===== flow/config.mk =====
export PLATFORM = sky130hd
export DESIGN_NAME = my_chip
export DESIGN_NICKNAME = my_chip
export VERILOG_FILES = /design/flow/design.v
export SDC_FILE = /design/flow/constraint.sdc
export NUM_CORES = 4
export LEC_CHECK = 0
export ABC_AREA = 0
export CAP_MARGIN = 20
export CELL_PAD_IN_SITES_DETAIL_PLACEMENT = 0
export CORE_ASPECT_RATIO = 1.49
export CORE_MARGIN = 2
export CORE_UTILIZATION = 72
export CTS_CLUSTER_DIAMETER = 266
export GPL_TIMING_DRIVEN = 1
export PLACE_DENSITY = 0.36
export SETUP_SLACK_MARGIN = 1.62
export SLEW_MARGIN = 5

===== flow/design.v =====
`default_nettype none
module MagComp
  #(parameter WIDTH = 30)
  (output logic AltB, AeqB, AgtB,
   input logic [WIDTH-1:0] A,
   input logic [WIDTH-1:0] B);
  assign AltB= (A<B);
  assign AgtB= (A>B);
  assign AeqB= (A==B);
endmodule : MagComp
module Adder
  #(parameter WIDTH = 30)
  (output logic [WIDTH:0] S,
   input logic add,
   input logic [WIDTH-1:0] A,
   input logic [WIDTH-1:0] B);
  assign S = add ? A+B : A-B;
endmodule : Adder
module Multiplier
  #(parameter WIDTH = 30)
  (output logic [(WIDTH*2)-1:0] S,
   input logic [WIDTH-1:0] A,
   input logic [WIDTH-1:0] B);
  assign S = A*B;
endmodule : Multiplier
module Mux2to1
  #(parameter WIDTH = 30)
  (output logic [WIDTH-1:0]Y,
   input logic S,
   input logic [WIDTH-1:0]I0,
   input logic [WIDTH-1:0]I1);
  assign Y=S?I1:I0;
endmodule : Mux2to1
module Register
  #(parameter WIDTH = 3)
  (input logic [WIDTH-1:0] D,
   input logic en, clear,
   input logic clock,
   output logic [WIDTH-1:0] Q);
  always_ff @(posedge clock)
    if (clear)
      Q <= 0;
    else if (en)
      Q <= D;
    else
      Q <= Q;
endmodule: Register
module Counter
  #(parameter WIDTH = 4)
  (input logic clock,
   input logic clear,
   input logic en,
   output logic [WIDTH-1:0] Q);
  always_ff @(posedge clock) begin
    if (clear) begin
      Q <= 0;
    end
    else if (en) begin
      Q <= Q + 1'b1;
    end
    else begin
      Q <= Q;
    end
  end
endmodule: Counter
module Synchronizer
  (input logic async,
   input logic clock,
   output logic sync);
  logic tmp1, tmp2;
  assign tmp2 = tmp1;
  always_ff @(posedge clock)
    tmp1 <= async;
  always_ff @(posedge clock)
    sync <= tmp2;
endmodule : Synchronizer
module ShiftRegister_8_128 
  (input logic [7:0] data_in,
   input logic en,
   input logic clock, rst,
   output logic [127:0] Q);
  always_ff @(posedge clock) begin
    if (rst) begin
      Q <= 128'b0;
    end
    else if (en) begin
      Q <= {Q[119:0],data_in};
    end
    else begin
      Q <= Q;
    end
  end
endmodule : ShiftRegister_8_128
module ShiftRegister_6_96
  (input logic [5:0] data_in,
   input logic en,
   input logic clock, rst,
   output logic [95:0] Q);
  always_ff @(posedge clock) begin
    if (rst) begin
      Q <= 96'b0;
    end
    else if (en) begin
      Q <= {Q[89:0],data_in};
    end
    else begin
      Q <= Q;
    end
  end
endmodule : ShiftRegister_6_96
module ShiftRegister_48_96
  (input logic [47:0] data_in,
   input logic en,
   input logic clock, rst,
   output logic [95:0] Q);
  always_ff @(posedge clock) begin
    if (rst) begin
      Q <= 96'b0;
    end
    else if (en) begin
      Q <= {Q[47:0],data_in};
    end
    else begin
      Q <= Q;
    end
  end
endmodule : ShiftRegister_48_96
module edge_detector (
    input logic signal,
    input logic clk,
    output logic pulse
);
    logic tmp1;
    always_ff @(posedge clk) begin
        tmp1<=signal;
    end
    assign pulse = (~tmp1)& signal;
endmodule: edge_detector
module ShiftRegister_12_96
  (input logic [11:0] data_in,
   input logic en,
   input logic clock, rst,
   output logic [95:0] Q);
  always_ff @(posedge clock) begin
    if (rst) begin
      Q <= 96'b0;
    end
    else if (en) begin
      Q <= {Q[83:0],data_in};
    end
    else begin
      Q <= Q;
    end
  end
endmodule : ShiftRegister_12_96
module ShiftRegister_20_160
  (input logic [19:0] data_in,
   input logic en,
   input logic clock, rst,
   output logic [159:0] Q);
  always_ff @(posedge clock) begin
    if (rst) begin
      Q <= 160'b0;
    end
    else if (en) begin
      Q <= {Q[149:0],data_in};
    end
    else begin
      Q <= Q;
    end
  end
endmodule : ShiftRegister_20_160
module ShiftRegister_96_96
  (input logic [95:0] data_in,
   input logic en,
   input logic clock, rst,
   output logic [95:0] Q);
  always_ff @(posedge clock) begin
    if (rst) begin
      Q <= 96'b0;
    end
    else if (en) begin
      Q <= data_in;
    end
    else begin
      Q <= Q;
    end
  end
endmodule : ShiftRegister_96_96
module ShiftRegister_160_160
  (input logic [159:0] data_in,
   input logic en,
   input logic clock, rst,
   output logic [159:0] Q);
  always_ff @(posedge clock) begin
    if (rst) begin
      Q <= 160'b0;
    end
    else if (en) begin
      Q <= data_in;
    end
    else begin
      Q <= Q;
    end
  end
endmodule : ShiftRegister_160_160
module ShiftRegister_80_160
  (input logic [79:0] data_in,
   input logic en,
   input logic clock, rst,
   output logic [159:0] Q);
  always_ff @(posedge clock) begin
    if (rst) begin
      Q <= 160'b0;
    end
    else if (en) begin
      Q <= {Q[79:0],data_in};
    end
    else begin
      Q <= Q;
    end
  end
endmodule : ShiftRegister_80_160
module ShiftRegister_40_160
  (input logic [39:0] data_in,
   input logic en,
   input logic clock, rst,
   output logic [159:0] Q);
  always_ff @(posedge clock) begin
    if (rst) begin
      Q <= 160'b0;
    end
    else if (en) begin
      Q <= {Q[119:0],data_in};
    end
    else begin
      Q <= Q;
    end
  end
endmodule : ShiftRegister_40_160
`default_nettype none
module Add_Path(input logic [63:0] mat_A, mat_B,
                input logic clk, rst, add_en,
                input logic sign,
                output logic [159:0] mat_out,
                output logic finish);
    logic shift_en;
    logic [19:0] shift_in;
    logic [4:0] add1_out, add2_out;
    logic [3:0] add1_in1, add1_in2, add2_in1, add2_in2;
    Adder #(4) add1 (.S(add1_out), .add(~sign), .A(add1_in1), .B(add1_in2));
    Adder #(4) add2 (.S(add2_out), .add(~sign), .A(add2_in1), .B(add2_in2));
    assign shift_in[19:10] = {5'b0, add1_out};
    assign shift_in[9:0] = {5'b0, add2_out};
    ShiftRegister_20_160 shift1 (.data_in(shift_in), .en(shift_en), .clock(clk), .rst(rst), .Q(mat_out));
    add_fsm fsm (.mat_A(mat_A), .mat_B(mat_B), .clk(clk), .rst(rst), .add_en(add_en),
                 .add1_in1(add1_in1), .add1_in2(add1_in2), .add2_in1(add2_in1), .add2_in2(add2_in2),
                 .shift_en(shift_en), .finish(finish));
endmodule : Add_Path
module add_fsm (input logic [63:0] mat_A, mat_B,
                input logic clk, rst, add_en,
                output logic [3:0] add1_in1, add1_in2, add2_in1, add2_in2,
                output logic shift_en, finish);
    logic [3:0] mat_A_1, mat_A_2, mat_A_3, mat_A_4;
    logic [3:0] mat_A_5, mat_A_6, mat_A_7, mat_A_8;
    logic [3:0] mat_A_9, mat_A_10, mat_A_11, mat_A_12;
    logic [3:0] mat_A_13, mat_A_14, mat_A_15, mat_A_16;
    logic [3:0] mat_B_1, mat_B_2, mat_B_3, mat_B_4;
    logic [3:0] mat_B_5, mat_B_6, mat_B_7, mat_B_8;
    logic [3:0] mat_B_9, mat_B_10, mat_B_11, mat_B_12;
    logic [3:0] mat_B_13, mat_B_14, mat_B_15, mat_B_16;
    assign mat_A_1 = mat_A[63:60];
    assign mat_A_2 = mat_A[59:56];
    assign mat_A_3 = mat_A[55:52];
    assign mat_A_4 = mat_A[51:48];
    assign mat_A_5 = mat_A[47:44];
    assign mat_A_6 = mat_A[43:40];
    assign mat_A_7 = mat_A[39:36];
    assign mat_A_8 = mat_A[35:32];
    assign mat_A_9 = mat_A[31:28];
    assign mat_A_10 = mat_A[27:24];
    assign mat_A_11 = mat_A[23:20];
    assign mat_A_12 = mat_A[19:16];
    assign mat_A_13 = mat_A[15:12];
    assign mat_A_14 = mat_A[11:8];
    assign mat_A_15 = mat_A[7:4];
    assign mat_A_16 = mat_A[3:0];
    assign mat_B_1 = mat_B[63:60];
    assign mat_B_2 = mat_B[59:56];
    assign mat_B_3 = mat_B[55:52];
    assign mat_B_4 = mat_B[51:48];
    assign mat_B_5 = mat_B[47:44];
    assign mat_B_6 = mat_B[43:40];
    assign mat_B_7 = mat_B[39:36];
    assign mat_B_8 = mat_B[35:32];
    assign mat_B_9 = mat_B[31:28];
    assign mat_B_10 = mat_B[27:24];
    assign mat_B_11 = mat_B[23:20];
    assign mat_B_12 = mat_B[19:16];
    assign mat_B_13 = mat_B[15:12];
    assign mat_B_14 = mat_B[11:8];
    assign mat_B_15 = mat_B[7:4];
    assign mat_B_16 = mat_B[3:0];
    enum logic [3:0] {S,A1,A2,A3,A4,A5,A6,A7,A8,E} cur_state, n_state;
    always_comb begin
        case(cur_state)
            S: begin
                add1_in1 = 4'b0;
                add1_in2 = 4'b0;
                add2_in1 = 4'b0;
                add2_in2 = 4'b0;
                shift_en = 1'b0;
                finish = 1'b0;
                if(add_en) begin
                    n_state = A1;
                end
                else begin
                    n_state = S;
                end
            end
            A1: begin
                add1_in1 = mat_A_1;
                add1_in2 = mat_B_1;
                add2_in1 = mat_A_2;
                add2_in2 = mat_B_2;
                shift_en = 1'b1;
                finish = 1'b0;
                n_state = A2;
            end
            A2: begin
                add1_in1 = mat_A_3;
                add1_in2 = mat_B_3;
                add2_in1 = mat_A_4;
                add2_in2 = mat_B_4;
                shift_en = 1'b1;
                finish = 1'b0;
                n_state = A3;
            end
            A3: begin
                add1_in1 = mat_A_5;
                add1_in2 = mat_B_5;
                add2_in1 = mat_A_6;
                add2_in2 = mat_B_6;
                shift_en = 1'b1;
                finish = 1'b0;
                n_state = A4;
            end
            A4: begin
                add1_in1 = mat_A_7;
                add1_in2 = mat_B_7;
                add2_in1 = mat_A_8;
                add2_in2 = mat_B_8;
                shift_en = 1'b1;
                finish = 1'b0;
                n_state = A5;
            end
            A5: begin
                add1_in1 = mat_A_9;
                add1_in2 = mat_B_9;
                add2_in1 = mat_A_10;
                add2_in2 = mat_B_10;
                shift_en = 1'b1;
                finish = 1'b0;
                n_state = A6;
            end
            A6: begin
                add1_in1 = mat_A_11;
                add1_in2 = mat_B_11;
                add2_in1 = mat_A_12;
                add2_in2 = mat_B_12;
                shift_en = 1'b1;
                finish = 1'b0;
                n_state = A7;
            end
            A7: begin
                add1_in1 = mat_A_13;
                add1_in2 = mat_B_13;
                add2_in1 = mat_A_14;
                add2_in2 = mat_B_14;
                shift_en = 1'b1;
                finish = 1'b0;
                n_state = A8;
            end
            A8: begin
                add1_in1 = mat_A_15;
                add1_in2 = mat_B_15;
                add2_in1 = mat_A_16;
                add2_in2 = mat_B_16;
                shift_en = 1'b1;
                finish = 1'b0;
                n_state = E;
            end
            E: begin
                add1_in1 = 4'b0;
                add1_in2 = 4'b0;
                add2_in1 = 4'b0;
                add2_in2 = 4'b0;
                shift_en = 1'b0;
                finish = 1'b1;
                n_state = E;
            end
            default: begin
                add1_in1 = 4'b0;
                add1_in2 = 4'b0;
                add2_in1 = 4'b0;
                add2_in2 = 4'b0;
                shift_en = 1'b0;
                finish = 1'b0;
                n_state = S;
            end
        endcase
    end
    always_ff @(posedge clk) begin
        if(rst)
            cur_state <= S;
        else
            cur_state <= n_state;
    end
endmodule : add_fsm
`default_nettype none
module Multiply_Path(input logic [63:0] mat_A, mat_B,
                     input logic clk, rst, mult_en,
                     output logic [159:0] mat_out,
                     output logic finish);
    logic [3:0] mult1_in1, mult1_in2;
    logic [7:0] mult1_out;
    logic [3:0] mult2_in1, mult2_in2;
    logic [7:0] mult2_out;
    logic [3:0] mult3_in1, mult3_in2;
    logic [7:0] mult3_out;
    logic [3:0] mult4_in1, mult4_in2;
    logic [7:0] mult4_out;
    logic [3:0] mult5_in1, mult5_in2;
    logic [7:0] mult5_out;
    logic [3:0] mult6_in1, mult6_in2;
    logic [7:0] mult6_out;
    logic [3:0] mult7_in1, mult7_in2;
    logic [7:0] mult7_out;
    logic [3:0] mult8_in1, mult8_in2;
    logic [7:0] mult8_out;
    logic [7:0] add_in1, add_in2, add_in3, add_in4;
    logic [9:0] add_out;
    logic [7:0] add_in5, add_in6, add_in7, add_in8;
    logic [9:0] add_out2;
    logic layer_1_en, layer_2_en;
    Multiplier #(4) mult1(.S(mult1_out),
                          .A(mult1_in1),
                          .B(mult1_in2));
    Multiplier #(4) mult2(.S(mult2_out),
                          .A(mult2_in1),
                          .B(mult2_in2));
    Multiplier #(4) mult3(.S(mult3_out),
                          .A(mult3_in1),
                          .B(mult3_in2));
    Multiplier #(4) mult4(.S(mult4_out),
                          .A(mult4_in1),
                          .B(mult4_in2));
    Multiplier #(4) mult5(.S(mult5_out),
                          .A(mult5_in1),
                          .B(mult5_in2));
    Multiplier #(4) mult6(.S(mult6_out),
                          .A(mult6_in1),
                          .B(mult6_in2));
    Multiplier #(4) mult7(.S(mult7_out),
                          .A(mult7_in1),
                          .B(mult7_in2));
    Multiplier #(4) mult8(.S(mult8_out),
                          .A(mult8_in1),
                          .B(mult8_in2));
    Register #(32) layer_1_reg(.D({mult1_out, mult2_out, mult3_out, mult4_out}),
                               .en(layer_1_en),
                               .clock(clk),
                               .clear(rst),
                               .Q({add_in1, add_in2, add_in3, add_in4}));
    Register #(32) layer_1_2_reg(.D({mult5_out, mult6_out, mult7_out, mult8_out}),
                                 .en(layer_1_en),
                                 .clock(clk),
                                 .clear(rst),
                                 .Q({add_in5, add_in6, add_in7, add_in8}));
    assign add_out = add_in1 + add_in2 + add_in3 + add_in4;
    assign add_out2 = add_in5 + add_in6 + add_in7 + add_in8;
    ShiftRegister_20_160 shift_register(.data_in({add_out, add_out2}),
                                      .en(layer_2_en),
                                      .clock(clk),
                                      .rst(rst),
                                      .Q(mat_out));
    mult_fsm fsm(.mat_A(mat_A),
                 .mat_B(mat_B),
                 .clk(clk),
                 .rst(rst),
                 .mult_en(mult_en),
                 .mult1_in1(mult1_in1),
                 .mult1_in2(mult1_in2),
                 .mult2_in1(mult2_in1),
                 .mult2_in2(mult2_in2),
                 .mult3_in1(mult3_in1),
                 .mult3_in2(mult3_in2),
                 .mult4_in1(mult4_in1),
                 .mult4_in2(mult4_in2),
                 .mult5_in1(mult5_in1),
                 .mult5_in2(mult5_in2),
                 .mult6_in1(mult6_in1),
                 .mult6_in2(mult6_in2),
                 .mult7_in1(mult7_in1),
                 .mult7_in2(mult7_in2),
                 .mult8_in1(mult8_in1),
                 .mult8_in2(mult8_in2),
                 .layer_1_en(layer_1_en),
                 .layer_2_en(layer_2_en),
                 .finish(finish));
endmodule : Multiply_Path
module mult_fsm(input logic [63:0] mat_A, mat_B,
                input logic clk, rst, mult_en,
                output logic [3:0] mult1_in1, mult1_in2,
                output logic [3:0] mult2_in1, mult2_in2,
                output logic [3:0] mult3_in1, mult3_in2,
                output logic [3:0] mult4_in1, mult4_in2,
                output logic [3:0] mult5_in1, mult5_in2,
                output logic [3:0] mult6_in1, mult6_in2,
                output logic [3:0] mult7_in1, mult7_in2,
                output logic [3:0] mult8_in1, mult8_in2,
                output logic layer_1_en, layer_2_en, finish);
    logic [3:0] mat_A_1, mat_A_2, mat_A_3, mat_A_4;
    logic [3:0] mat_A_5, mat_A_6, mat_A_7, mat_A_8;
    logic [3:0] mat_A_9, mat_A_10, mat_A_11, mat_A_12;
    logic [3:0] mat_A_13, mat_A_14, mat_A_15, mat_A_16;
    logic [3:0] mat_B_1, mat_B_2, mat_B_3, mat_B_4;
    logic [3:0] mat_B_5, mat_B_6, mat_B_7, mat_B_8;
    logic [3:0] mat_B_9, mat_B_10, mat_B_11, mat_B_12;
    logic [3:0] mat_B_13, mat_B_14, mat_B_15, mat_B_16;
    assign mat_A_1 = mat_A[63:60];
    assign mat_A_2 = mat_A[59:56];
    assign mat_A_3 = mat_A[55:52];
    assign mat_A_4 = mat_A[51:48];
    assign mat_A_5 = mat_A[47:44];
    assign mat_A_6 = mat_A[43:40];
    assign mat_A_7 = mat_A[39:36];
    assign mat_A_8 = mat_A[35:32];
    assign mat_A_9 = mat_A[31:28];
    assign mat_A_10 = mat_A[27:24];
    assign mat_A_11 = mat_A[23:20];
    assign mat_A_12 = mat_A[19:16];
    assign mat_A_13 = mat_A[15:12];
    assign mat_A_14 = mat_A[11:8];
    assign mat_A_15 = mat_A[7:4];
    assign mat_A_16 = mat_A[3:0];
    assign mat_B_1 = mat_B[63:60];
    assign mat_B_2 = mat_B[59:56];
    assign mat_B_3 = mat_B[55:52];
    assign mat_B_4 = mat_B[51:48];
    assign mat_B_5 = mat_B[47:44];
    assign mat_B_6 = mat_B[43:40];
    assign mat_B_7 = mat_B[39:36];
    assign mat_B_8 = mat_B[35:32];
    assign mat_B_9 = mat_B[31:28];
    assign mat_B_10 = mat_B[27:24];
    assign mat_B_11 = mat_B[23:20];
    assign mat_B_12 = mat_B[19:16];
    assign mat_B_13 = mat_B[15:12];
    assign mat_B_14 = mat_B[11:8];
    assign mat_B_15 = mat_B[7:4];
    assign mat_B_16 = mat_B[3:0];
    enum logic [4:0] {S,M1,M2A1,M3A2,M4A3,M5A4,M6A5,M7A6,M8A7,A8,E} cur_state, n_state;
    always_comb begin
        case(cur_state)
            S: begin
                mult1_in1 = 4'b0;
                mult1_in2 = 4'b0;
                mult2_in1 = 4'b0;
                mult2_in2 = 4'b0;
                mult3_in1 = 4'b0;
                mult3_in2 = 4'b0;
                mult4_in1 = 4'b0;
                mult4_in2 = 4'b0;
                mult5_in1 = 4'b0;
                mult5_in2 = 4'b0;
                mult6_in1 = 4'b0;
                mult6_in2 = 4'b0;
                mult7_in1 = 4'b0;
                mult7_in2 = 4'b0;
                mult8_in1 = 4'b0;
                mult8_in2 = 4'b0;
                layer_1_en = 1'b0;
                layer_2_en = 1'b0;
                finish = 1'b0;
                if(mult_en)
                    n_state = M1;
                else
                    n_state = S;
            end
            M1: begin
                mult1_in1 = mat_A_1;
                mult1_in2 = mat_B_1;
                mult2_in1 = mat_A_2;
                mult2_in2 = mat_B_5;
                mult3_in1 = mat_A_3;
                mult3_in2 = mat_B_9;
                mult4_in1 = mat_A_4;
                mult4_in2 = mat_B_13;
                mult5_in1 = mat_A_1;
                mult5_in2 = mat_B_2;
                mult6_in1 = mat_A_2;
                mult6_in2 = mat_B_6;
                mult7_in1 = mat_A_3;
                mult7_in2 = mat_B_10;
                mult8_in1 = mat_A_4;
                mult8_in2 = mat_B_14;
                layer_1_en = 1'b1;
                layer_2_en = 1'b0;
                finish = 1'b0;
                n_state = M2A1;
            end
            M2A1: begin
                mult1_in1 = mat_A_1;
                mult1_in2 = mat_B_3;
                mult2_in1 = mat_A_2;
                mult2_in2 = mat_B_7;
                mult3_in1 = mat_A_3;
                mult3_in2 = mat_B_11;
                mult4_in1 = mat_A_4;
                mult4_in2 = mat_B_15;
                mult5_in1 = mat_A_1;
                mult5_in2 = mat_B_4;
                mult6_in1 = mat_A_2;
                mult6_in2 = mat_B_8;
                mult7_in1 = mat_A_3;
                mult7_in2 = mat_B_12;
                mult8_in1 = mat_A_4;
                mult8_in2 = mat_B_16;
                layer_1_en = 1'b1;
                layer_2_en = 1'b1;
                finish = 1'b0;
                n_state = M3A2;
            end
            M3A2: begin
                mult1_in1 = mat_A_5;
                mult1_in2 = mat_B_1;
                mult2_in1 = mat_A_6;
                mult2_in2 = mat_B_5;
                mult3_in1 = mat_A_7;
                mult3_in2 = mat_B_9;
                mult4_in1 = mat_A_8;
                mult4_in2 = mat_B_13;
                mult5_in1 = mat_A_5;
                mult5_in2 = mat_B_2;
                mult6_in1 = mat_A_6;
                mult6_in2 = mat_B_6;
                mult7_in1 = mat_A_7;
                mult7_in2 = mat_B_10;
                mult8_in1 = mat_A_8;
                mult8_in2 = mat_B_14;
                layer_1_en = 1'b1;
                layer_2_en = 1'b1;
                finish = 1'b0;
                n_state = M4A3;
            end
            M4A3: begin
                mult1_in1 = mat_A_5;
                mult1_in2 = mat_B_3;
                mult2_in1 = mat_A_6;
                mult2_in2 = mat_B_7;
                mult3_in1 = mat_A_7;
                mult3_in2 = mat_B_11;
                mult4_in1 = mat_A_8;
                mult4_in2 = mat_B_15;
                mult5_in1 = mat_A_5;
                mult5_in2 = mat_B_4;
                mult6_in1 = mat_A_6;
                mult6_in2 = mat_B_8;
                mult7_in1 = mat_A_7;
                mult7_in2 = mat_B_12;
                mult8_in1 = mat_A_8;
                mult8_in2 = mat_B_16;
                layer_1_en = 1'b1;
                layer_2_en = 1'b1;
                finish = 1'b0;
                n_state = M5A4;
            end
            M5A4: begin
                mult1_in1 = mat_A_9;
                mult1_in2 = mat_B_1;
                mult2_in1 = mat_A_10;
                mult2_in2 = mat_B_5;
                mult3_in1 = mat_A_11;
                mult3_in2 = mat_B_9;
                mult4_in1 = mat_A_12;
                mult4_in2 = mat_B_13;
                mult5_in1 = mat_A_9;
                mult5_in2 = mat_B_2;
                mult6_in1 = mat_A_10;
                mult6_in2 = mat_B_6;
                mult7_in1 = mat_A_11;
                mult7_in2 = mat_B_10;
                mult8_in1 = mat_A_12;
                mult8_in2 = mat_B_14;
                layer_1_en = 1'b1;
                layer_2_en = 1'b1;
                finish = 1'b0;
                n_state = M6A5;
            end
            M6A5: begin
                mult1_in1 = mat_A_9;
                mult1_in2 = mat_B_3;
                mult2_in1 = mat_A_10;
                mult2_in2 = mat_B_7;
                mult3_in1 = mat_A_11;
                mult3_in2 = mat_B_11;
                mult4_in1 = mat_A_12;
                mult4_in2 = mat_B_15;
                mult5_in1 = mat_A_9;
                mult5_in2 = mat_B_4;
                mult6_in1 = mat_A_10;
                mult6_in2 = mat_B_8;
                mult7_in1 = mat_A_11;
                mult7_in2 = mat_B_12;
                mult8_in1 = mat_A_12;
                mult8_in2 = mat_B_16;
                layer_1_en = 1'b1;
                layer_2_en = 1'b1;
                finish = 1'b0;
                n_state = M7A6;
            end
            M7A6: begin
                mult1_in1 = mat_A_13;
                mult1_in2 = mat_B_1;
                mult2_in1 = mat_A_14;
                mult2_in2 = mat_B_5;
                mult3_in1 = mat_A_15;
                mult3_in2 = mat_B_9;
                mult4_in1 = mat_A_16;
                mult4_in2 = mat_B_13;
                mult5_in1 = mat_A_13;
                mult5_in2 = mat_B_2;
                mult6_in1 = mat_A_14;
                mult6_in2 = mat_B_6;
                mult7_in1 = mat_A_15;
                mult7_in2 = mat_B_10;
                mult8_in1 = mat_A_16;
                mult8_in2 = mat_B_14;
                layer_1_en = 1'b1;
                layer_2_en = 1'b1;
                finish = 1'b0;
                n_state = M8A7;
            end
            M8A7: begin
                mult1_in1 = mat_A_13;
                mult1_in2 = mat_B_3;
                mult2_in1 = mat_A_14;
                mult2_in2 = mat_B_7;
                mult3_in1 = mat_A_15;
                mult3_in2 = mat_B_11;
                mult4_in1 = mat_A_16;
                mult4_in2 = mat_B_15;
                mult5_in1 = mat_A_13;
                mult5_in2 = mat_B_4;
                mult6_in1 = mat_A_14;
                mult6_in2 = mat_B_8;
                mult7_in1 = mat_A_15;
                mult7_in2 = mat_B_12;
                mult8_in1 = mat_A_16;
                mult8_in2 = mat_B_16;
                layer_1_en = 1'b1;
                layer_2_en = 1'b1;
                finish = 1'b0;
                n_state = A8;
            end
            A8: begin
                mult1_in1 = 4'b0;
                mult1_in2 = 4'b0;
                mult2_in1 = 4'b0;
                mult2_in2 = 4'b0;
                mult3_in1 = 4'b0;
                mult3_in2 = 4'b0;
                mult4_in1 = 4'b0;
                mult4_in2 = 4'b0;
                mult5_in1 = 4'b0;
                mult5_in2 = 4'b0;
                mult6_in1 = 4'b0;
                mult6_in2 = 4'b0;
                mult7_in1 = 4'b0;
                mult7_in2 = 4'b0;
                mult8_in1 = 4'b0;
                mult8_in2 = 4'b0;
                layer_1_en = 1'b0;
                layer_2_en = 1'b1;
                finish = 1'b0;
                n_state = E;
            end
            E: begin
                mult1_in1 = 4'b0;
                mult1_in2 = 4'b0;
                mult2_in1 = 4'b0;
                mult2_in2 = 4'b0;
                mult3_in1 = 4'b0;
                mult3_in2 = 4'b0;
                mult4_in1 = 4'b0;
                mult4_in2 = 4'b0;
                mult5_in1 = 4'b0;
                mult5_in2 = 4'b0;
                mult6_in1 = 4'b0;
                mult6_in2 = 4'b0;
                mult7_in1 = 4'b0;
                mult7_in2 = 4'b0;
                mult8_in1 = 4'b0;
                mult8_in2 = 4'b0;
                layer_1_en = 1'b0;
                layer_2_en = 1'b0;
                finish = 1'b1;
                n_state = E;
            end
            default: begin
                mult1_in1 = 4'b0;
                mult1_in2 = 4'b0;
                mult2_in1 = 4'b0;
                mult2_in2 = 4'b0;
                mult3_in1 = 4'b0;
                mult3_in2 = 4'b0;
                mult4_in1 = 4'b0;
                mult4_in2 = 4'b0;
                mult5_in1 = 4'b0;
                mult5_in2 = 4'b0;
                mult6_in1 = 4'b0;
                mult6_in2 = 4'b0;
                mult7_in1 = 4'b0;
                mult7_in2 = 4'b0;
                mult8_in1 = 4'b0;
                mult8_in2 = 4'b0;
                layer_1_en = 1'b0;
                layer_2_en = 1'b0;
                finish = 1'b0;
                n_state = S;
            end
        endcase
    end
    always_ff @(posedge clk) begin
        if(rst)
            cur_state <= S;
        else
            cur_state <= n_state;
    end
endmodule : mult_fsm
`default_nettype none
module Matrix_Calculator 
    (input logic [7:0] data_in,
     input logic enter, sw,
     input logic [1:0] operation,
     input logic clk, rst,
     output logic [4:0] data_out,
     output logic finish, error,
     output logic [3:0] index);
    logic input_en;
    logic[127:0] input_matrix;
    logic[1:0] input_op;
    logic[159:0] add_output, mul_output;
    logic[159:0] selected_output;
    logic[63:0] input_matrix_A, input_matrix_B;
    logic add_en, mul_en;
    logic add_finish, mul_finish;
    logic switch_pulse, enter_pulse;
    assign input_matrix_A = input_matrix[127:64];
    assign input_matrix_B = input_matrix[63:0];
    ShiftRegister_8_128 shift_register(.data_in(data_in),
                                      .en(enter_pulse && input_en),
                                      .clock(clk),
                                      .rst(rst),
                                      .Q(input_matrix));
    Register #(2) op_reg(.D(operation),
                         .en(enter_pulse && input_en),
                         .clock(clk),
                         .clear(rst),
                         .Q(input_op));
    Mux2to1 #(160) output_mux(.Y(selected_output),
                             .I1(add_output),
                             .I0(mul_output),
                             .S(input_op[1]));
    matrix_calc_fsm fsm(.clk(clk),
                        .rst(rst),
                        .enter(enter_pulse),
                        .add_finish(add_finish),
                        .mul_finish(mul_finish),
                        .finish(finish),
                        .input_op(input_op),
                        .input_en(input_en),
                        .error(error),
                        .mul_en(mul_en),
                        .add_en(add_en));
    Add_Path add_logic(.mat_A(input_matrix_A),
                       .mat_B(input_matrix_B),
                       .clk(clk),
                       .rst(rst),
                       .add_en(add_en),
                       .sign(input_op[0]),
                       .mat_out(add_output),
                       .finish(add_finish));
    Multiply_Path mul_logic(.mat_A(input_matrix_A),
                            .mat_B(input_matrix_B),
                            .clk(clk),
                            .rst(rst),
                            .mult_en(mul_en),
                            .mat_out(mul_output),
                            .finish(mul_finish));
    edge_detector sw_de(.clk(clk),
                        .signal(sw),
                        .pulse(switch_pulse));
    edge_detector ed_de(.clk(clk),
                        .signal(enter),
                        .pulse(enter_pulse));
    logic [4:0] index_count;
    Counter #(5) index_counter(.clock(clk),
                               .clear(rst),
                               .en(finish && switch_pulse),
                               .Q(index_count));
    assign index = index_count[4:1];
    always_comb begin
        case(index_count)
            5'b0000_0: data_out = selected_output[159:155];
            5'b0000_1: data_out = selected_output[154:150];
            5'b0001_0: data_out = selected_output[149:145];
            5'b0001_1: data_out = selected_output[144:140];
            5'b0010_0: data_out = selected_output[139:135];
            5'b0010_1: data_out = selected_output[134:130];
            5'b0011_0: data_out = selected_output[129:125];
            5'b0011_1: data_out = selected_output[124:120];
            5'b0100_0: data_out = selected_output[119:115];
            5'b0100_1: data_out = selected_output[114:110];
            5'b0101_0: data_out = selected_output[109:105];
            5'b0101_1: data_out = selected_output[104:100];
            5'b0110_0: data_out = selected_output[99:95];
            5'b0110_1: data_out = selected_output[94:90];
            5'b0111_0: data_out = selected_output[89:85];
            5'b0111_1: data_out = selected_output[84:80];
            5'b1000_0: data_out = selected_output[79:75];
            5'b1000_1: data_out = selected_output[74:70];
            5'b1001_0: data_out = selected_output[69:65];
            5'b1001_1: data_out = selected_output[64:60];
            5'b1010_0: data_out = selected_output[59:55];
            5'b1010_1: data_out = selected_output[54:50];
            5'b1011_0: data_out = selected_output[49:45];
            5'b1011_1: data_out = selected_output[44:40];
            5'b1100_0: data_out = selected_output[39:35];
            5'b1100_1: data_out = selected_output[34:30];
            5'b1101_0: data_out = selected_output[29:25];
            5'b1101_1: data_out = selected_output[24:20];
            5'b1110_0: data_out = selected_output[19:15];
            5'b1110_1: data_out = selected_output[14:10];
            5'b1111_0: data_out = selected_output[9:5];
            5'b1111_1: data_out = selected_output[4:0];
            default: data_out = 5'b0;
        endcase
    end
endmodule : Matrix_Calculator
module matrix_calc_fsm (input logic clk, rst,
                        input logic enter,
                        input logic [1:0] input_op,
                        input logic add_finish, mul_finish,
                        output logic finish,
                        output logic input_en, error,
                        output logic mul_en, add_en);
    enum logic [4:0] {S,S1,S2,S3,S4,S5,S6,S7,S8,
                      S9,S10,S11,S12,S13,S14,S15,S16,
                      M,A,E,F} cur_state, n_state;
    always_comb begin
        case(cur_state)
            S: begin
                input_en = 1'b1;
                error = 1'b0;
                mul_en = 1'b0;
                add_en = 1'b0;
                finish = 1'b0;
                if(enter) begin
                    n_state = S1;
                end
                else begin
                    n_state = S;
                end
            end
            S1: begin
                input_en = 1'b1;
                error = 1'b0;
                mul_en = 1'b0;
                add_en = 1'b0;
                finish = 1'b0;
                if(enter) begin
                    n_state = S2;
                end
                else begin
                    n_state = S1;
                end
            end
            S2: begin
                input_en = 1'b1;
                error = 1'b0;
                mul_en = 1'b0;
                add_en = 1'b0;
                finish = 1'b0;
                if(enter) begin
                    n_state = S3;
                end
                else begin
                    n_state = S2;
                end
            end
            S3: begin
                input_en = 1'b1;
                error = 1'b0;
                mul_en = 1'b0;
                add_en = 1'b0;
                finish = 1'b0;
                if(enter) begin
                    n_state = S4;
                end
                else begin
                    n_state = S3;
                end
            end
            S4: begin
                input_en = 1'b1;
                error = 1'b0;
                mul_en = 1'b0;
                add_en = 1'b0;
                finish = 1'b0;
                if(enter) begin
                    n_state = S5;
                end
                else begin
                    n_state = S4;
                end
            end
            S5: begin
                input_en = 1'b1;
                error = 1'b0;
                mul_en = 1'b0;
                add_en = 1'b0;
                finish = 1'b0;
                if(enter) begin
                    n_state = S6;
                end
                else begin
                    n_state = S5;
                end
            end
            S6: begin
                input_en = 1'b1;
                error = 1'b0;
                mul_en = 1'b0;
                add_en = 1'b0;
                finish = 1'b0;
                if(enter) begin
                    n_state = S7;
                end
                else begin
                    n_state = S6;
                end
            end
            S7: begin
                input_en = 1'b1;
                error = 1'b0;
                mul_en = 1'b0;
                add_en = 1'b0;
                finish = 1'b0;
                if(enter) begin
                    n_state = S8;
                end
                else begin
                    n_state = S7;
                end
            end
            S8: begin
                input_en = 1'b1;
                error = 1'b0;
                mul_en = 1'b0;
                add_en = 1'b0;
                finish = 1'b0;
                if(enter) begin
                    n_state = S9;
                end
                else begin
                    n_state = S8;
                end
            end
            S9: begin
                input_en = 1'b1;
                error = 1'b0;
                mul_en = 1'b0;
                add_en = 1'b0;
                finish = 1'b0;
                if(enter) begin
                    n_state = S10;
                end
                else begin
                    n_state = S9;
                end
            end
            S10: begin
                input_en = 1'b1;
                error = 1'b0;
                mul_en = 1'b0;
                add_en = 1'b0;
                finish = 1'b0;
                if(enter) begin
                    n_state = S11;
                end
                else begin
                    n_state = S10;
                end
            end
            S11: begin
                input_en = 1'b1;
                error = 1'b0;
                mul_en = 1'b0;
                add_en = 1'b0;
                finish = 1'b0;
                if(enter) begin
                    n_state = S12;
                end
                else begin
                    n_state = S11;
                end
            end
            S12: begin
                input_en = 1'b1;
                error = 1'b0;
                mul_en = 1'b0;
                add_en = 1'b0;
                finish = 1'b0;
                if(enter) begin
                    n_state = S13;
                end
                else begin
                    n_state = S12;
                end
            end
            S13: begin
                input_en = 1'b1;
                error = 1'b0;
                mul_en = 1'b0;
                add_en = 1'b0;
                finish = 1'b0;
                if(enter) begin
                    n_state = S14;
                end
                else begin
                    n_state = S13;
                end
            end
            S14: begin
                input_en = 1'b1;
                error = 1'b0;
                mul_en = 1'b0;
                add_en = 1'b0;
                finish = 1'b0;
                if(enter) begin
                    n_state = S15;
                end
                else begin
                    n_state = S14;
                end
            end
            S15: begin
                input_en = 1'b1;
                error = 1'b0;
                mul_en = 1'b0;
                add_en = 1'b0;
                finish = 1'b0;
                if(enter) begin
                    n_state = S16;
                end
                else begin
                    n_state = S15;
                end
            end
            S16: begin
                input_en = 1'b0;
                mul_en = 1'b0;
                add_en = 1'b0;
                finish = 1'b0;
                if (input_op == 2'b00) begin
                    n_state = M;
                    error = 1'b0;
                    mul_en = 1'b1;
                end
                else if (input_op[1] == 1'b1) begin
                    n_state = A;
                    error = 1'b0;
                    add_en = 1'b1;
                end
                else begin
                    n_state = F;
                    error = 1'b1;
                end
            end
            F: begin
                input_en = 1'b0;
                error = 1'b1;
                mul_en = 1'b0;
                add_en = 1'b0;
                finish = 1'b0;
                n_state = F;
            end
            M: begin
                input_en = 1'b0;
                mul_en = 1'b0;
                add_en = 1'b0;
                error = 1'b0;
                if (mul_finish) begin
                    n_state = E;
                    finish = 1'b1;
                end
                else begin
                    n_state = M;
                    finish = 1'b0;
                end
            end
            A: begin
                input_en = 1'b0;
                mul_en = 1'b0;
                add_en = 1'b0;
                error = 1'b0;
                if (add_finish) begin
                    n_state = E;
                    finish = 1'b1;
                end
                else begin
                    n_state = A;
                    finish = 1'b0;
                end
            end
            E: begin
                input_en = 1'b0;
                mul_en = 1'b0;
                add_en = 1'b0;
                error = 1'b0;
                finish = 1'b1;
                n_state = E;
            end
            default: begin
                input_en = 1'b0;
                mul_en = 1'b0;
                add_en = 1'b0;
                error = 1'b0;
                finish = 1'b0;
                n_state = S;
            end
        endcase
    end
    always_ff @(posedge clk) begin
        if(rst)
            cur_state <= S;
        else
            cur_state <= n_state;
    end
endmodule : matrix_calc_fsm
`default_nettype none
module my_chip (
    input logic [11:0] io_in,  
    output logic [11:0] io_out,  
    input logic clock,
    input logic reset  
);
    logic [7:0] data_in;
    logic enter, sw;
    logic rst;
    logic [1:0] operation;
    logic [4:0] data_out;
    logic finish, error;
    logic [3:0] index;
    Synchronizer sync1(.async(io_in[0]), .clock(clock), .sync(data_in[0]));
    Synchronizer sync2(.async(io_in[1]), .clock(clock), .sync(data_in[1]));
    Synchronizer sync3(.async(io_in[2]), .clock(clock), .sync(data_in[2]));
    Synchronizer sync4(.async(io_in[3]), .clock(clock), .sync(data_in[3]));
    Synchronizer sync5(.async(io_in[4]), .clock(clock), .sync(data_in[4]));
    Synchronizer sync6(.async(io_in[5]), .clock(clock), .sync(data_in[5]));
    Synchronizer sync7(.async(io_in[6]), .clock(clock), .sync(data_in[6]));
    Synchronizer sync8(.async(io_in[7]), .clock(clock), .sync(data_in[7]));
    Synchronizer sync9(.async(io_in[8]), .clock(clock), .sync(enter));
    Synchronizer sync10(.async(io_in[9]), .clock(clock), .sync(sw));
    Synchronizer sync11(.async(io_in[10]), .clock(clock), .sync(operation[0]));
    Synchronizer sync12(.async(io_in[11]), .clock(clock), .sync(operation[1]));
    Synchronizer sync13(.async(reset), .clock(clock), .sync(rst));
    assign io_out[4:0] = data_out[4:0];
    assign io_out[5] = finish;
    assign io_out[6] = error;
    assign io_out[10:7] = index[3:0];
    assign io_out[11] = 1'b0;
    Matrix_Calculator matrix_calculator(.data_in(data_in),
                                        .enter(enter),
                                        .sw(sw),
                                        .operation(operation), 
                                        .clk(clock), 
                                        .rst(rst), 
                                        .data_out(data_out), 
                                        .finish(finish), 
                                        .error(error), 
                                        .index(index));
endmodule

===== flow/run.sh =====
#!/bin/bash
# the make line also repeats each setting of config.mk as NAME=value (left out here)
make -C /OpenROAD-flow-scripts/flow DESIGN_CONFIG=/design/flow/config.mk WORK_HOME=/design/flow/orfs CLKGATE_MAP_FILE= finish

===== flow/constraint.sdc =====
create_clock -name core_clock -period 6.0 [get_ports {clock}]
set_input_delay 1.2000 -clock core_clock [delete_from_list [all_inputs] [get_ports {clock}]]
set_output_delay 1.2000 -clock core_clock [all_outputs]
set_load 0.01 [all_outputs]

==> results of run 1 <==
-- layer usage --
metal | part of all wire | vias to the layer above | track usage
li1 | - | 10500 | -
met2 | 0.48 | 967 | 0.643
met1 | 0.36 | 10600 | 0.425
met4 | 0.091 | 0 | 0.313
met5 | 0 | - | 0
met3 | 0.068 | 330 | 0.0686
-- through the flow --
stage               instance area [sq um]   util
floorplan                           25400      -
global placement                    25600  0.730
detailed placement                  25600  0.730
CTS                                 27500  0.782
global route                        27700  0.789
finish                              27700  0.789
-- area by class of cell --
| class | instances | area share |
|---|---|---|
| antenna | 1 | 0.0000904 |
| clock buffer | 64 | 0.0492 |
| clock inverter | 16 | 0.00728 |
| inverter | 68 | 0.00940 |
| multi-input combinational | 2324 | 0.514 |
| sequential | 509 | 0.369 |
| tap | 473 | 0.0214 |
| timing repair buffer | 82 | 0.0296 |
-- what timing repair did --
| item | 4_1_cts | 5_1_grt |
|---|---|---|
| gates resized | 41 | 26 |
| endpoints found under the setup margin | 10 | 19 |
| buffers inserted | 8 | 5 |
| pin swaps | 3 | 1 |
| gates cloned | 0 | 1 |
==> impl_metrics.yaml, run 1 <==
# implementation run metrics
worst_setup_path:
  r2r_end: "matrix_calculator.mul_logic.layer_1_2_reg.Q[7]"
  reg2reg_from: "matrix_calculator.mul_logic.fsm.cur_state[10]"
  arrival_ns: 3.14
  crit_fanout: 9
  worst-path-stages: 10
  crit_end: "io_out[3]"
  path_class: "reg2out"
  rrSetupSlack_ns: 1.81
  crit_slowest_cell: "dfxtp_4"
  setup.worst_path.start_class: "register"
  path_buffers: 3
  crit_start: "matrix_calculator.index_counter.Q[0]"
  end_kind: "output pin"
  worst_r2r_path_depth: 15
  crit_path_max_incr_delay_ns: 0.40
  cp.required_ns: 4.80
  crit_chain: "inv_1 -> ha_4 -> buf_12 -> a222oi_1 -> o21ai_1 -> nand3_1 -> o211ai_1 -> a222oi_1 -> o2111ai_1 -> dlygate4sd2_1"
  cp_top_family: "AND-OR/OR-AND gates"
  crit_top_cell: "a222oi_1"
logic_synthesis:
  ys_types: 68
  ys_seq_share: 0.401
  syn_nets: 3341
  largest_area_cell: "dfxtp_1"
  async_flop_share: 0
  simple_gate_share: 0.207
  top_cells_by_area: "dfxtp_1, nand2_1, a21oi_1"
  numSynthFlops: 509
  synthTopCellsByCount: "nand2_1, dfxtp_1, a21oi_1"
  syn_inst: 3131
  ys_area_sq_um: 25400
  ys_sh_xor: 0.0141
  most_common_cell: "nand2_1"
  ff_type: "dfxtp_1"
  ys_sh_adder: 0.116
  synth_stat.cells: 3131
  top_area_frac: 0.401
  syn_avg_cell_area_sq_um: 8.12
  ys_sh_mux: 0.0202
  edf_count: 0
  logic_family: "simple AND/OR/NAND/NOR gates"
  yosys_warnings: 11
  aoi_share: 0.192
  netlist_area_sq_um: 25400
finish:
  logic_area_sq_um: 14200
  areaGrowthSynthToFinish_pct: 8.86
  fillCellCount: 2507
  nets: 3243
  final_cells: 3537
  ff_latch_area_sq_um: 10200
floorplanning:
  fp-utilization: 0.724
  io_pins: 26
  die.size.y_microns: 233
  chip_area_sq_um: 36900
  die_w_microns: 158
  rows: 84
  coreArea_sq_um: 35100
pwr:
  power_density_nw_per_um2: 239
  power_mw: 6.63
  powerSeq_mw: 3.41
  combPwrFrac: 0.022
  p_leak_nw: 9.76
  switchingPower_mw: 1.44
  switching_share: 0.217
  clockPowerShare: 0.463
  ir_worst_vdd_v: 0.000269
  p_int_mw: 5.19
  power-top-group: "registers"
  p_clk_mw: 3.07
  seqPwrFrac: 0.515
  comb_power_mw: 0.145
timing:
  finalSetupViolCount: 0
  min_period_over_period: 0.723
  hold_viol: 0
  max_freq_mhz: 231
  worst_hold_slack_ns: 0.325
  clock_skew_ns: 0.0192
  tightest_slew_ns: 1.17
  tns_ns: 0
  fin_crit_ns: 4.34
  fin_ws_ns: 1.66
  slew_violations: 0
  rsz0062_at_grt: "yes"
  slew_headroom: 0.221
run_status:
  outcome: "finished clean"
grt:
  first_global_vias: 21300
  grt_antenna_before_repair: 1
  grt_pass1_wl_microns: 111000
  grt.total_usage: 0.385
  grt_max_degree: 198
  grt_overflow_total: 0
run:
  cap_violations: 0
  warning_count: 49
placement:
  pre_cts_slack_ns: 1.28
  io_buffers: 24
  dp_cells: 3441
  gp_congestion: 0.954
  hpwlAfterDp_microns: 46500
routing:
  viasPerCell: 6.32
  drt-pass1-iter-count: 7
  drc: 0
  dr.first_iter.drc_count: 2282
  wl_per_cell_microns: 20.3
  routed_wl_microns: 71700
  antenna_left: 0
  vias: 22400
clocking:
  clk_pin_slew_ns: 0.06
  clock_latency_ns: 0.57
  cts_tree: "built"
  cts_inserted_buffers: 48
  cts_root_buffer: "clkbuf_16"
  ctsHoldBuffers: 0
  cts_buffer_depth: 3
  h-tree-depth: 2
  cts_sinks: 509
min_path:
  min_path_cells: 0
  hold_path_end: "sync6.sync"
  min-delay-start: "sync6.tmp1"
  hp-class: "reg2reg"
==> run 2: changes to the inputs <==
ABC_AREA = not set   (was 0)
CELL_PAD_IN_SITES_DETAIL_PLACEMENT = not set   (was 0)
CORE_ASPECT_RATIO = not set   (was 1.49)
CORE_UTILIZATION = 67   (was 72)
CTS_CLUSTER_DIAMETER = not set   (was 266)
GPL_TIMING_DRIVEN = not set   (was 1)
PLACE_DENSITY = not set   (was 0.36)
SETUP_SLACK_MARGIN = 1.89   (was 1.62)
SLEW_MARGIN = 20   (was 5)
clock period = 7.41 ns   (was 6.0 ns; I/O delays follow)
==> impl_metrics.yaml, run 2 <==
# implementation run metrics
clocking:
  ctsHoldBuffers: 0
  clock_latency_ns: 0.61
  cts_sinks: 509
  cts_tree: "built"
  h-tree-depth: 2
  clk_pin_slew_ns: 0.06
  cts_buffer_depth: 3
  cts_root_buffer: "clkbuf_16"
  cts_inserted_buffers: 52
routing:
  antenna_left: 0
  wl_per_cell_microns: 18.8
  drt-pass1-iter-count: 6
  dr.first_iter.drc_count: 2248
  vias: 21800
  routed_wl_microns: 66900
  drc: 0
  viasPerCell: 6.12
worst_setup_path:
  worst-path-stages: 8
  crit_slowest_cell: "dfxtp_4"
  crit_end: "io_out[3]"
  path_buffers: 3
  rrSetupSlack_ns: 3.00
  crit_chain: "buf_4 -> nor4bb_1 -> buf_4 -> a221oi_1 -> o211ai_1 -> a222oi_1 -> o2111ai_1 -> clkdlybuf4s50_1"
  crit_fanout: 49
  crit_top_cell: "buf_4"
  worst_r2r_path_depth: 14
  path_class: "reg2out"
  setup.worst_path.start_class: "register"
  reg2reg_from: "matrix_calculator.mul_logic.fsm.cur_state[6]"
  cp.required_ns: 5.93
  crit_start: "matrix_calculator.index_counter.Q[2]"
  crit_path_max_incr_delay_ns: 0.77
  r2r_end: "matrix_calculator.mul_logic.layer_1_reg.Q[15]"
  arrival_ns: 3.83
  cp_top_family: "buffers and inverters"
  end_kind: "output pin"
min_path:
  min_path_cells: 0
  min-delay-start: "sync13.tmp1"
  hold_path_end: "sync13.sync"
  hp-class: "reg2reg"
logic_synthesis:
  simple_gate_share: 0.207
  ys_seq_share: 0.401
  synthTopCellsByCount: "nand2_1, dfxtp_1, a21oi_1"
  async_flop_share: 0
  syn_avg_cell_area_sq_um: 8.12
  ys_area_sq_um: 25400
  logic_family: "simple AND/OR/NAND/NOR gates"
  top_cells_by_area: "dfxtp_1, nand2_1, a21oi_1"
  ys_sh_adder: 0.116
  ys_sh_xor: 0.0141
  yosys_warnings: 11
  edf_count: 0
  ff_type: "dfxtp_1"
  largest_area_cell: "dfxtp_1"
  synth_stat.cells: 3131
  most_common_cell: "nand2_1"
  numSynthFlops: 509
  syn_inst: 3131
  top_area_frac: 0.401
  syn_nets: 3341
  ys_sh_mux: 0.0202
  ys_types: 68
  aoi_share: 0.192
  netlist_area_sq_um: 25400
pwr:
  power-top-group: "the clock network"
  combPwrFrac: 0.021
  clockPowerShare: 0.493
  powerSeq_mw: 2.76
  switching_share: 0.213
  p_clk_mw: 2.80
  p_int_mw: 4.48
  seqPwrFrac: 0.486
  ir_worst_vdd_v: 0.000236
  switchingPower_mw: 1.21
  p_leak_nw: 9.73
  comb_power_mw: 0.121
  power_density_nw_per_um2: 207
floorplanning:
  io_pins: 26
  rows: 71
  die.size.y_microns: 199
  fp-utilization: 0.678
  die_w_microns: 199
  chip_area_sq_um: 39500
  coreArea_sq_um: 37500
placement:
  hpwlAfterDp_microns: 44300
  dp_cells: 3474
  gp_congestion: 0.937
  io_buffers: 24
run:
  warning_count: 38
  cap_violations: 0
timing:
  finalSetupViolCount: 0
  slew_violations: 0
  slew_headroom: 0.139
  min_period_over_period: 0.717
  worst_hold_slack_ns: 0.325
  tns_ns: 0
  max_freq_mhz: 188
  clock_skew_ns: 0.0219
  tightest_slew_ns: 1.29
  fin_crit_ns: 5.31
  hold_viol: 0
  rsz0062_at_grt: "no"
grt:
  grt_pass1_wl_microns: 107000
  first_global_vias: 20300
  grt_max_degree: 248
  grt_overflow_total: 0
  grt_antenna_before_repair: 1
  grt.total_usage: 0.338
finish:
  final_cells: 3568
  fillCellCount: 2913
  nets: 3227
  areaGrowthSynthToFinish_pct: 8.04
run_status:
  outcome: "finished clean"
## run 2: what timing repair did
| action | CTS | global route |
|---|---|---|
| resized | 2 | 1 |
| setup endpoints to repair | 5 | 1 |
| setup buffers | 0 | 0 |
| pin swaps | 0 | 1 |
## run 2: through the flow
stage	cell area (sq um)	power [mW]	setup WS (ns)	utilization
after floorplan	25400	2.90	3.56	-
after global placement	25600	2.94	2.50	0.683
after global routing	27500	5.84	1.90	0.733
after detailed placement	25600	2.94	2.30	0.683
after CTS	27500	5.72	2.11	0.733
final	27500	5.68	2.10	0.733
## run 2: metal layers
layer / track usage / share of wire / vias to the layer above
met4: 0.183 / 0.056 / 0
met1: 0.424 / 0.41 / 10400
met5: 0 / 0 / -
met2: 0.565 / 0.48 / 750
li1: - / - / 10500
met3: 0.0485 / 0.057 / 190
## run 2: area by class of cell
class | instances | area [sq um] | area share
Tap cell | 511 | 639 | 0.0233
Clock buffer | 72 | 1510 | 0.0549
Antenna cell | 1 | 2.50 | 0.0000911
Inverter | 68 | 255 | 0.00929
Multi-Input combinational cell | 2324 | 14000 | 0.510
Sequential cell | 509 | 10200 | 0.371
Timing Repair Buffer | 62 | 538 | 0.0196
Clock inverter | 21 | 330 | 0.0120
==> run 3: changes to the inputs <==
ABC_AREA = 1   (was not set)
CAP_MARGIN = 30   (was 20)
CORE_MARGIN = 8   (was 2)
CORE_UTILIZATION = 36   (was 67)
MAX_ROUTING_LAYER = met4   (was not set)
PLACE_DENSITY = 0.75   (was not set)
SETUP_SLACK_MARGIN = 0.7   (was 1.89)
SLEW_MARGIN = 25   (was 20)
clock period = 10.7 ns   (was 7.41 ns; I/O delays follow)
==> impl_metrics.yaml, run 3 <==
# implementation run metrics
grt:
  grtUsageMet3: 0.0245
  grt_pass1_wl_microns: 112000
  grt_overflow_total: 0
  use_met1: 0.212
  grtUsageMet2: 0.270
  grt_max_degree: 129
  grt-busiest-layer: "met2"
  grt.total_usage: 0.167
  grt_antenna_before_repair: 1
  first_global_vias: 21600
worst_setup_path:
  crit_slowest_cell: "dfxtp_1"
  arrival_ns: 3.49
  cp.required_ns: 8.56
  setup.worst_path.start_class: "register"
  path_buffers: 2
  crit_start: "matrix_calculator.index_counter.Q[4]"
  cp_top_family: "simple AND/OR/NAND/NOR gates"
  r2r_end: "matrix_calculator.mul_logic.layer_1_2_reg.Q[6]"
  worst-path-stages: 9
  crit_chain: "inv_2 -> nor3_1 -> nand2_1 -> o21ai_0 -> nor2_1 -> nand2_1 -> nor2_1 -> nand3_1 -> clkdlybuf4s50_1"
  crit_end: "io_out[2]"
  end_kind: "output pin"
  reg2reg_from: "matrix_calculator.mul_logic.fsm.cur_state[8]"
  worst_r2r_path_depth: 15
  crit_fanout: 22
  crit_path_max_incr_delay_ns: 0.82
  rrSetupSlack_ns: 6.45
  path_class: "reg2out"
logic_synthesis:
  simple_gate_share: 0.234
  top_cells_by_area: "dfxtp_1, nor2_1, nand2_1"
  async_flop_share: 0
  ys_sh_adder: 0.110
  netlist_area_sq_um: 26800
  edf_count: 0
  ys_types: 44
  yosys_warnings: 11
  top_area_frac: 0.380
  largest_area_cell: "dfxtp_1"
  aoi_share: 0.169
  ys_seq_share: 0.380
  ys_area_sq_um: 26800
  logic_family: "simple AND/OR/NAND/NOR gates"
  synth_stat.cells: 3728
  ys_sh_mux: 0
  numSynthFlops: 509
  syn_nets: 3938
  ff_type: "dfxtp_1"
  syn_inst: 3728
  syn_avg_cell_area_sq_um: 7.18
  most_common_cell: "nor2_1"
  ys_sh_xor: 0.0144
  synthTopCellsByCount: "nor2_1, nand2_1, dfxtp_1"
timing:
  max_freq_mhz: 178
  hold_viol: 0
  clock_skew_ns: 0.0237
  worst_hold_slack_ns: 0.325
  fin_ws_ns: 5.07
  tns_ns: 0
  slew_headroom: 0.338
  finalSetupViolCount: 0
  tightest_slew_ns: 0.989
  slew_violations: 0
  fin_crit_ns: 5.63
  min_period_over_period: 0.526
  rsz0062_at_grt: "no"
min_path:
  min-delay-start: "sync10.tmp1"
  hold_path_end: "sync10.sync"
  min_path_cells: 0
  hp-class: "reg2reg"
finish:
  final_area_sq_um: 29200
  nets: 3831
  areaGrowthSynthToFinish_pct: 9.12
  fillCellCount: 7622
  fin_util: 0.395
pwr:
  power_density_nw_per_um2: 136
  comb_power_mw: 0.144
  ir_worst_vdd_v: 0.000107
  switching_share: 0.230
  p_clk_mw: 1.87
  p_leak_nw: 13.3
  clockPowerShare: 0.470
  switchingPower_mw: 0.912
  powerSeq_mw: 1.96
  power-top-group: "registers"
  p_int_mw: 3.06
  combPwrFrac: 0.036
  seqPwrFrac: 0.493
placement:
  io_buffers: 24
  pre_cts_slack_ns: 5.75
  gp_congestion: 0.887
  place_area_sq_um: 27400
  hpwlAfterDp_microns: 47200
floorplanning:
  chip_area_sq_um: 83400
  die_w_microns: 289
  fp-utilization: 0.362
  coreArea_sq_um: 74100
  io_pins: 26
  die.size.y_microns: 289
  rows: 100
clocking:
  cts_root_buffer: "clkbuf_16"
  clk_pin_slew_ns: 0.06
  h-tree-depth: 2
  cts_sinks: 509
  cts.repair.resized: 0
  clock_latency_ns: 0.61
  cts_buffer_depth: 3
  post_cts_buffers: 0
  cts_tree: "built"
  cts_inserted_buffers: 51
  ctsHoldBuffers: 0
routing:
  drt-pass1-iter-count: 8
  vias: 23500
  viasPerCell: 5.07
  antenna_left: 0
  dr.first_iter.drc_count: 2231
  drc: 0
  wl_per_cell_microns: 15.1
  routed_wl_microns: 70000
run:
  cap_violations: 0
  warning_count: 36
run_status:
  outcome: "finished clean"
## run 3: layout make-up
type                            instances  area (sq um)  area share
Tap cell                              969          1210      0.0415
Multi-Input combinational cell       2632         14100       0.483
Clock buffer                           65          1460      0.0500
Sequential cell                       509         10200       0.349
Clock inverter                         26           280     0.00959
Timing Repair Buffer                   44           499      0.0171
Antenna cell                            1          2.50   0.0000856
Inverter                              383          1460      0.0498
## run 3: per-layer routing
metal | share of wire | wire length (microns) | up-vias
met3 | 0.065 | 4520 | 162
li1 | - | - | 11800
met2 | 0.46 | 32000 | 767
met5 | 0 | 0 | -
met4 | 0.037 | 2580 | 0
met1 | 0.44 | 30900 | 10700
## run 3: metrics by stage
stage	total power, mW	std cells
6_report	3.97	4629
2_1_floorplan	2.11	3728
3_3_place_gp	2.13	4530
4_1_cts	4.00	4626
5_1_grt	4.10	4629
3_5_place_dp	2.14	4535
==> run 4: changes to the inputs <==
ABC_AREA = not set   (was 1)
CAP_MARGIN = 20   (was 30)
CORE_MARGIN = 2   (was 8)
CORE_UTILIZATION = 68   (was 36)
CTS_CLUSTER_SIZE = 21   (was not set)
GPL_ROUTABILITY_DRIVEN = 0   (was not set)
GPL_TIMING_DRIVEN = 1   (was not set)
HOLD_SLACK_MARGIN = 0.28   (was not set)
MAX_ROUTING_LAYER = met5   (was met4)
PLACE_DENSITY = not set   (was 0.75)
SETUP_SLACK_MARGIN = not set   (was 0.7)
SLEW_MARGIN = 20   (was 25)
TNS_END_PERCENT = 35   (was not set)
clock period = 8.0 ns   (was 10.7 ns; I/O delays follow)
==> impl_metrics.yaml, run 4 <==
# implementation run metrics
pwr:
  ir_worst_vdd_v: 0.000179
  p_leak_nw: 9.75
  power_density_nw_per_um2: 190
  p_int_mw: 4.08
  power-top-group: "registers"
  clockPowerShare: 0.486
  switchingPower_mw: 1.12
  powerSeq_mw: 2.56
  combPwrFrac: 0.021
  p_clk_mw: 2.53
  comb_power_mw: 0.110
  seqPwrFrac: 0.493
  switching_share: 0.215
worst_setup_path:
  path_class: "reg2out"
  crit_fanout: 24
  path_buffers: 2
  crit_slowest_cell: "dfxtp_1"
  cp.required_ns: 6.40
  reg2reg_from: "matrix_calculator.mul_logic.fsm.cur_state[1]"
  worst_r2r_path_depth: 14
  crit_start: "matrix_calculator.index_counter.Q[4]"
  end_kind: "output pin"
  crit_end: "io_out[3]"
  worst-path-stages: 8
  rrSetupSlack_ns: 3.56
  cp_top_family: "AND-OR/OR-AND gates"
  setup.worst_path.start_class: "register"
  arrival_ns: 4.24
  crit_path_max_incr_delay_ns: 0.83
  r2r_end: "matrix_calculator.mul_logic.layer_1_2_reg.Q[23]"
  crit_chain: "clkinv_1 -> ha_1 -> nor4_1 -> o311ai_0 -> a211oi_1 -> a222oi_1 -> o2111ai_1 -> clkdlybuf4s50_1"
routing:
  antenna_left: 0
  drc: 0
  dr.first_iter.drc_count: 2141
  drt-pass1-iter-count: 7
  viasPerCell: 6.19
  routed_wl_microns: 67600
  vias: 21900
  antennaDiodeCount: 0
  wl_per_cell_microns: 19.1
clocking:
  cts_buffer_depth: 3
  cts_sinks: 509
  h-tree-depth: 2
  post_cts_buffers: 0
  cts.repair.resized: 0
  ctsHoldBuffers: 0
  clk_pin_slew_ns: 0.06
  cts_inserted_buffers: 52
  clock_latency_ns: 0.60
  cts_root_buffer: "clkbuf_16"
  cts_tree: "built"
floorplanning:
  fp-utilization: 0.693
  chip_area_sq_um: 39000
  die.size.y_microns: 197
  rows: 70
  io_pins: 26
  coreArea_sq_um: 36700
  die_w_microns: 197
timing:
  fin_ws_ns: 2.16
  max_freq_mhz: 171
  clock_skew_ns: 0.0142
  slew_violations: 0
  min_period_over_period: 0.730
  finalSetupViolCount: 0
  slew_headroom: 0.273
  tightest_slew_ns: 1.09
  tns_ns: 0
  fin_crit_ns: 5.84
  rsz0062_at_grt: "no"
  hold_viol: 0
  worst_hold_slack_ns: 0.326
grt:
  grtUsageMet2: 0.570
  grt_pass1_wl_microns: 108000
  grt_max_degree: 236
  grtUsageMet3: 0.0492
  first_global_vias: 20800
  grt_antenna_before_repair: 0
  grt-busiest-layer: "met2"
  grt_overflow_total: 0
  use_met1: 0.433
  grt.total_usage: 0.346
min_path:
  min-delay-start: "sync1.tmp1"
  min_path_cells: 0
  hp-class: "reg2reg"
  hold_path_end: "sync1.sync"
logic_synthesis:
  ys_sh_mux: 0.0202
  async_flop_share: 0
  yosys_warnings: 11
  ys_types: 68
  ys_seq_share: 0.401
  syn_avg_cell_area_sq_um: 8.12
  ys_sh_xor: 0.0141
  ys_sh_adder: 0.116
  syn_nets: 3341
  logic_family: "simple AND/OR/NAND/NOR gates"
  top_cells_by_area: "dfxtp_1, nand2_1, a21oi_1"
  aoi_share: 0.192
  syn_inst: 3131
  synth_stat.cells: 3131
  top_area_frac: 0.401
  ff_type: "dfxtp_1"
  simple_gate_share: 0.207
  synthTopCellsByCount: "nand2_1, dfxtp_1, a21oi_1"
  ys_area_sq_um: 25400
  netlist_area_sq_um: 25400
  edf_count: 0
  largest_area_cell: "dfxtp_1"
  numSynthFlops: 509
  most_common_cell: "nand2_1"
finish:
  areaGrowthSynthToFinish_pct: 7.77
  nets: 3231
  fin_util: 0.747
  final_area_sq_um: 27400
run:
  cap_violations: 0
  warning_count: 38
run_status:
  outcome: "finished clean"
placement:
  io_buffers: 24
  pre_cts_slack_ns: 2.89
  place_area_sq_um: 25600
  hpwlAfterDp_microns: 45400
## run 4: area by class of cell
cell class	instances	area [sq um]
Multi-Input combinational cell	2324	14000
Sequential cell	509	10200
Clock inverter	19	215
Inverter	68	255
Tap cell	468	586
Clock buffer	75	1590
Fill cell	2878	9290
Timing Repair Buffer	66	568
## run 4: per-layer routing
metal / wire length [microns] / part of all wire / up-vias
met5: 0 / 0 / -
met1: 27500 / 0.41 / 10300
li1: - / - / 10500
met4: 4210 / 0.062 / 0
met2: 31600 / 0.47 / 850
met3: 4280 / 0.063 / 212
## run 4: metrics by stage
step	cells	power [mW]
floorplan	3131	2.69
global placement	3434	2.72
detailed placement	3434	2.72
CTS	3528	5.22
global route	3529	5.33
finish	3529	5.20
==> run 5: changes to the inputs <==
CORE_UTILIZATION = 13   (was 68)
CTS_CLUSTER_SIZE = not set   (was 21)
GPL_ROUTABILITY_DRIVEN = not set   (was 0)
GPL_TIMING_DRIVEN = not set   (was 1)
HOLD_SLACK_MARGIN = not set   (was 0.28)
MAX_ROUTING_LAYER = not set   (was met5)
TNS_END_PERCENT = not set   (was 35)
clock period = 12.4 ns   (was 8.0 ns; I/O delays follow)
==> impl_metrics.yaml, run 5 <==
# implementation run metrics
logic_synthesis:
  ys_types: 68
  ys_seq_share: 0.401
  ys_sh_mux: 0.0202
  simple_gate_share: 0.207
  ff_type: "dfxtp_1"
  largest_area_cell: "dfxtp_1"
  ys_sh_xor: 0.0141
  syn_nets: 3341
  async_flop_share: 0
  logic_family: "simple AND/OR/NAND/NOR gates"
  top_area_frac: 0.401
  edf_count: 0
  yosys_warnings: 11
  netlist_area_sq_um: 25400
  ys_sh_adder: 0.116
  ys_area_sq_um: 25400
  numSynthFlops: 509
  most_common_cell: "nand2_1"
  top_cells_by_area: "dfxtp_1, nand2_1, a21oi_1"
  aoi_share: 0.192
  syn_inst: 3131
  synthTopCellsByCount: "nand2_1, dfxtp_1, a21oi_1"
  synth_stat.cells: 3131
  syn_avg_cell_area_sq_um: 8.12
clocking:
  ctsHoldBuffers: 0
  cts.repair.resized: 0
  clk_pin_slew_ns: 0.07
  cts_root_buffer: "clkbuf_16"
  cts_inserted_buffers: 52
  cts_sinks: 509
  cts_tree: "built"
  cts_buffer_depth: 3
  post_cts_buffers: 0
  h-tree-depth: 2
  clock_latency_ns: 0.65
worst_setup_path:
  cp.required_ns: 9.92
  reg2reg_from: "matrix_calculator.mul_logic.fsm.cur_state[10]"
  path_buffers: 2
  cp_top_family: "AND-OR/OR-AND gates"
  worst-path-stages: 8
  crit_fanout: 24
  setup.worst_path.start_class: "register"
  crit_slowest_cell: "dfxtp_1"
  rrSetupSlack_ns: 7.85
  crit_path_max_incr_delay_ns: 0.85
  worst_r2r_path_depth: 14
  arrival_ns: 4.38
  end_kind: "output pin"
  path_class: "reg2out"
  crit_chain: "clkinv_1 -> ha_1 -> nor4_1 -> o311ai_0 -> a211oi_1 -> a222oi_1 -> o2111ai_1 -> clkdlybuf4s50_1"
  crit_start: "matrix_calculator.index_counter.Q[4]"
  r2r_end: "matrix_calculator.mul_logic.layer_1_2_reg.Q[23]"
  crit_end: "io_out[3]"
placement:
  gp_congestion: 0.873
  io_buffers: 24
  hpwlAfterDp_microns: 49200
  pre_cts_slack_ns: 6.34
  place_area_sq_um: 28200
floorplanning:
  fp-utilization: 0.131
  die_w_microns: 446
  die.size.y_microns: 446
  rows: 162
  io_pins: 26
  coreArea_sq_um: 195000
  chip_area_sq_um: 199000
routing:
  routed_wl_microns: 71700
  viasPerCell: 3.83
  wl_per_cell_microns: 12.8
  vias: 21500
  dr.first_iter.drc_count: 2048
  drt-pass1-iter-count: 6
  drc: 0
  antennaDiodeCount: 0
  antenna_left: 0
min_path:
  min-delay-start: "sync10.tmp1"
  hold_path_end: "sync10.sync"
  min_path_cells: 0
  hp-class: "reg2reg"
run:
  warning_count: 36
  cap_violations: 0
timing:
  finalSetupViolCount: 0
  worst_hold_slack_ns: 0.327
  tns_ns: 0
  clock_skew_ns: 0.0535
  hold_viol: 0
  max_freq_mhz: 146
  slew_violations: 0
  fin_ws_ns: 5.54
  min_period_over_period: 0.553
  tightest_slew_ns: 1.12
  rsz0062_at_grt: "no"
  fin_crit_ns: 6.86
  slew_headroom: 0.256
pwr:
  power_density_nw_per_um2: 113
  power-top-group: "the clock network"
  p_int_mw: 2.62
  comb_power_mw: 0.0741
  clockPowerShare: 0.493
  p_clk_mw: 1.67
  seqPwrFrac: 0.486
  ir_worst_vdd_v: 0.000102
  powerSeq_mw: 1.65
  switchingPower_mw: 0.779
  combPwrFrac: 0.022
  p_leak_nw: 9.73
  switching_share: 0.229
finish:
  ff_latch_area_sq_um: 10200
  nets: 3230
  fillCellCount: 22000
  areaGrowthSynthToFinish_pct: 17.9
  logic_area_sq_um: 14000
  final_area_sq_um: 30000
grt:
  grt.total_usage: 0.0695
  grt_antenna_before_repair: 1
  grt_pass1_wl_microns: 114000
  first_global_vias: 20400
  grt_overflow_total: 0
  grt_max_degree: 106
run_status:
  outcome: "finished clean"
## run 5: cell type report
| cell class | instances | share of cell area |
|---|---|---|
| Sequential cell | 509 | 0.340 |
| Clock inverter | 21 | 0.00997 |
| Inverter | 68 | 0.00851 |
| Multi-Input combinational cell | 2324 | 0.467 |
| Timing Repair Buffer | 65 | 0.0183 |
| Clock buffer | 74 | 0.0505 |
| Tap cell | 2542 | 0.106 |
## run 5: per-layer routing
metal  vias up  track usage  wire length, microns
met1     10200       0.0948                 32800
li1      10500            -                     -
met2       609        0.113                 32800
met3       128      0.00978                  4030
met4         0       0.0210                  2030
met5         -            0                     0
## run 5: stage by stage
step / power [mW] / util / cells
4_1_cts: 3.44 / 0.154 / 5603
3_3_place_gp: 1.76 / 0.145 / 5508
6_report: 3.40 / 0.154 / 5603
3_5_place_dp: 1.76 / 0.145 / 5508
5_1_grt: 3.51 / 0.154 / 5603
2_1_floorplan: 1.73 / - / 3131
No activity file was given, so power comes from the tool's default toggle rates.
